## alu_top
module alu_top (
    input             clk,
    input      [15:0] a,
    input      [15:0] b,
    input      [2:0]  opcode,
    input             mode,
    output reg [15:0] result,
    output reg        za,
    output reg        zb,
    output reg        eq,
    output reg        gt,
    output reg        lt
);
clock: 5.97 ns
lec_check: 0
abc_area: 1
cap_margin: 20
core_margin: 2
core_utilization: 72
cts_cluster_diameter: 371
cts_cluster_size: 14
gpl_timing_driven: 0
place_density_lb_addon: 0.08
setup_slack_margin: 1.68
slew_margin: 20
tns_end_percent: 35
run.sh (not shown) runs the stock make flow with config.mk's settings and CLKGATE_MAP_FILE=.
The starting point did not get past global routing.
Rerun with:
ABC_AREA = unset   (was 1)
CORE_UTILIZATION = 40   (was 72)
CTS_CLUSTER_DIAMETER = unset   (was 371)
CTS_CLUSTER_SIZE = unset   (was 14)
GPL_TIMING_DRIVEN = unset   (was 0)
PLACE_DENSITY_LB_ADDON = unset   (was 0.08)
SETUP_SLACK_MARGIN = unset   (was 1.68)
TNS_END_PERCENT = unset   (was 35)
clock period = 37.1 ns   (was 5.97 ns; I/O delays follow)
After rerunning: This time the run completed without violations; die size increases by well over a third; synthesized cell count decreases by a few percent; synthesized area increases by a few percent.
Rerun with:
CORE_UTILIZATION = 72   (was 40)
SETUP_SLACK_MARGIN = 1.78   (was unset)
clock period = 5.97 ns   (was 37.1 ns; I/O delays follow)
The changed run never finished: it broke off in detailed placement.
Die area decreases by 44%.
Synthesized area stays the same.
Synthesized cell count stays the same.
Rerun with:
MAX_ROUTING_LAYER = met4   (was unset)
PLACE_DENSITY_LB_ADDON = 0.01   (was unset)
SETUP_SLACK_MARGIN = unset   (was 1.78)
TNS_END_PERCENT = 5   (was unset)
clock period = 27.6 ns   (was 5.97 ns; I/O delays follow)
=> The new run ended with an error in global routing on GRT-0232. Synthesized cell count is unchanged. Die size stays the same. Synthesized area stays the same.
Rerun with:
CORE_UTILIZATION = 33   (was 72)
MAX_ROUTING_LAYER = unset   (was met4)
PLACE_DENSITY_LB_ADDON = unset   (was 0.01)
TNS_END_PERCENT = unset   (was 5)
clock period = 37.1 ns   (was 27.6 ns; I/O delays follow)
After rerunning: This time the run ran to the end with no violations; synthesized area does not change; die area increases by 110%; synthesized cell count is unchanged.
Rerun with:
CORE_UTILIZATION = 65   (was 33)
TNS_END_PERCENT = 5   (was unset)
clock period = 27.6 ns   (was 37.1 ns; I/O delays follow)
After rerunning: Now the flow completed, yet does not pass: negative setup slack; final cell count drops by about 3.2%; total power is higher by 58%; clock skew hardly moves; clock-buffer cell count came out higher by 1; combinational power goes up by about 60%; non-clock buffer count rose by 249; synthesized area is unchanged.

* * *

Setup of run A:
The RTL this note starts from:
==> flow/design.v <==
module alu_top (
    input             clk,
    input      [15:0] a,
    input      [15:0] b,
    input      [2:0]  opcode,
    input             mode,
    output reg [15:0] result,
    output reg        za,
    output reg        zb,
    output reg        eq,
    output reg        gt,
    output reg        lt
);
    reg [15:0] a_q, b_q;
    reg [2:0]  opcode_q;
    reg        mode_q;
    wire [15:0] alu_out;
    wire        za_w, zb_w, eq_w, gt_w, lt_w;
    ALU u_alu (.a(a_q), .b(b_q), .opcode(opcode_q), .mode(mode_q),
               .outALU(alu_out), .za(za_w), .zb(zb_w), .eq(eq_w), .gt(gt_w), .lt(lt_w));
    always @(posedge clk) begin
        a_q      <= a;
        b_q      <= b;
        opcode_q <= opcode;
        mode_q   <= mode;
        result   <= alu_out;
        za       <= za_w;
        zb       <= zb_w;
        eq       <= eq_w;
        gt       <= gt_w;
        lt       <= lt_w;
    end
endmodule

module arith(a,b,opcode,outau);
input [15:0] a;
input [15:0] b;
input [2:0] opcode;
output [15:0] outau;
reg [15:0] outau;
always@(*)
begin
	case(opcode)
	3'b000: outau = a+b;
	3'b001: outau = a * b;
	3'b010: if (a > b) begin
		outau = a - b;
		end
		else begin
		outau = b - a;
		end
	3'b011: if (a > b) begin
		outau = (b == 16'h0000) ? 16'h0000 : a / b;
		end
		else begin
		outau = (a == 16'h0000) ? 16'h0000 : b / a;
		end
	default outau = 16'h0000;
	endcase
end
endmodule
module logic_unit(a,b,opcode,outlu,za,zb,eq,gt,lt);
input [15:0] a;
input [15:0] b;
input [2:0] opcode;
output [15:0] outlu;
output za, zb,eq,gt,lt;
reg [15:0] outlu;
reg za,zb,eq,gt,lt;
always@(*)
begin
	case(opcode)
	3'b000: outlu = (a & b);
	3'b001: outlu = (a | b);
	3'b010: outlu = (~(a | b));
	3'b011: outlu = (~(a & b));
	3'b100: outlu = (~ a);
	3'b101: outlu = (~ b);
	3'b110: outlu = (a ^ b);
	3'b111: outlu = (~(a ^ b));
	endcase
end
always@(*)
begin
	if( a == b) begin
	eq = 1;
	end
	else begin
	eq = 0;
	end
	if ( a > b) begin
	gt = 1;
	end
	else begin
	gt = 0;
	end
	if ( a < b) begin
	lt = 1;
	end
	else begin
	lt = 0;
	end
	if( a == 16'h0000) begin
	za = 1;
	end
	else begin
	za = 0;
	end
	if (b == 16'h0000) begin
	zb = 1;
	end
	else begin
	zb = 0;
	end
end
endmodule
module ALU( a, b, opcode, mode, outALU, za, zb, eq, gt, lt);
input [15:0] a;
input [15:0] b;
input [2:0] opcode;
input mode;
output [15:0] outALU;
output za, zb, eq, gt, lt;
reg [15:0] outALU;
reg za, zb, eq, gt, lt;
wire [15:0] outau;
wire [15:0] outlu;
wire tza, tzb, teq, tgt, tlt;
arith a1 (.a(a), .b(b), .opcode(opcode), .outau(outau));
logic_unit l1 (.a(a), .b(b), .opcode(opcode), .outlu(outlu), .za(tza), .zb(tzb), .eq(teq), .gt(tgt), .lt(tlt));
always@(*)
begin
	if(mode == 0) begin
	outALU = outau;
	end
	else if (mode == 1) begin
	outALU = outlu;
	end
	else begin
	outALU = 16'h0000;
	end
	za = tza;
	zb = tzb;
	eq = teq;
	gt = tgt;
	lt = tlt;
end
endmodule
make LEC_CHECK=0 CAP_MARGIN=0 CELL_PAD_IN_SITES_DETAIL_PLACEMENT=0 CORE_MARGIN=2 CORE_UTILIZATION=66 MAX_ROUTING_LAYER=met4 MIN_ROUTING_LAYER=met1 SETUP_SLACK_MARGIN=-0.24 SLEW_MARGIN=20 TNS_END_PERCENT=5 finish   # period 24.3 ns
The log for run A ends in 5_1_grt with error GRT-0116, so the run never completed.
[inputs] run B vs run A
Settings: MAX_ROUTING_LAYER removed (was met4); TNS_END_PERCENT removed (was 5); SETUP_SLACK_MARGIN removed (was -0.24); MIN_ROUTING_LAYER removed (was met1); CAP_MARGIN changed from 0 to 20; CORE_UTILIZATION changed from 66 to 40; CELL_PAD_IN_SITES_DETAIL_PLACEMENT removed (was 0); the clock period (ns, I/O delays scaled along) changed from 24.3 to 45.0.
--- outcome ---
Run B ended with every stage complete and zero timing, DRC or antenna violations. Run A never completed, since it errored out during 5_1_grt. Run A has a lower number of placement rows than run B. Changes observed in run B relative to run A: post-DP HPWL went down by 6000 um, core utilization before placement went down by 26 points, placement-stage worst setup slack went up by 12.31 ns. Run B vs. run A: die size went up by 63%.
Inputs modified between run B and run C:
Settings: an added CORE_ASPECT_RATIO of 0.84; an added CELL_PAD_IN_SITES_GLOBAL_PLACEMENT of 1.
[summary]
- In the tables for run C and run B, worst hold slack across all endpoints reads lower with run C.
- Final worst-path cycle share (lower): run B
- Diff run C and run B: total power higher in run C
- Compared with run B, run C shows a higher growth of design area from synthesis to finish.
### run C -> run D
Settings: CORE_ASPECT_RATIO no longer set, was 0.84; HOLD_SLACK_MARGIN now -0.02, previously not set; SETUP_SLACK_MARGIN now 5.0, previously not set; ABC_AREA now 1, previously not set; SLEW_MARGIN now 25, was 20; GPL_TIMING_DRIVEN now 0, previously not set; CELL_PAD_IN_SITES_GLOBAL_PLACEMENT now 3, was 1; CAP_MARGIN now 15, was 20; GPL_ROUTABILITY_DRIVEN now 0, previously not set; TNS_END_PERCENT now 95, previously not set; CELL_PAD_IN_SITES_DETAIL_PLACEMENT now 2, previously not set; CTS_CLUSTER_SIZE now 66, previously not set.
## What came out
- Taking run C as the reference, in run D met2 wirelength from detailed routing has increased, area growth from synthesis to layout now larger, final setup skew essentially unchanged, number of combinational gates with multiple inputs down 65, first-iteration DRC count shrank by 699.
- Diff run C -> run D | total internal power | down by more than 10%
- Compared with run C, in run D mux contribution to synthesized area down 5.8 points; power down about 16%.
- Result for run C and run D: all clean
- Cmp run D vs run C: row count higher in run D
- | first-pass GRT wire length | run D vs run C | worse |
Power and IR drop assume default switching activity.
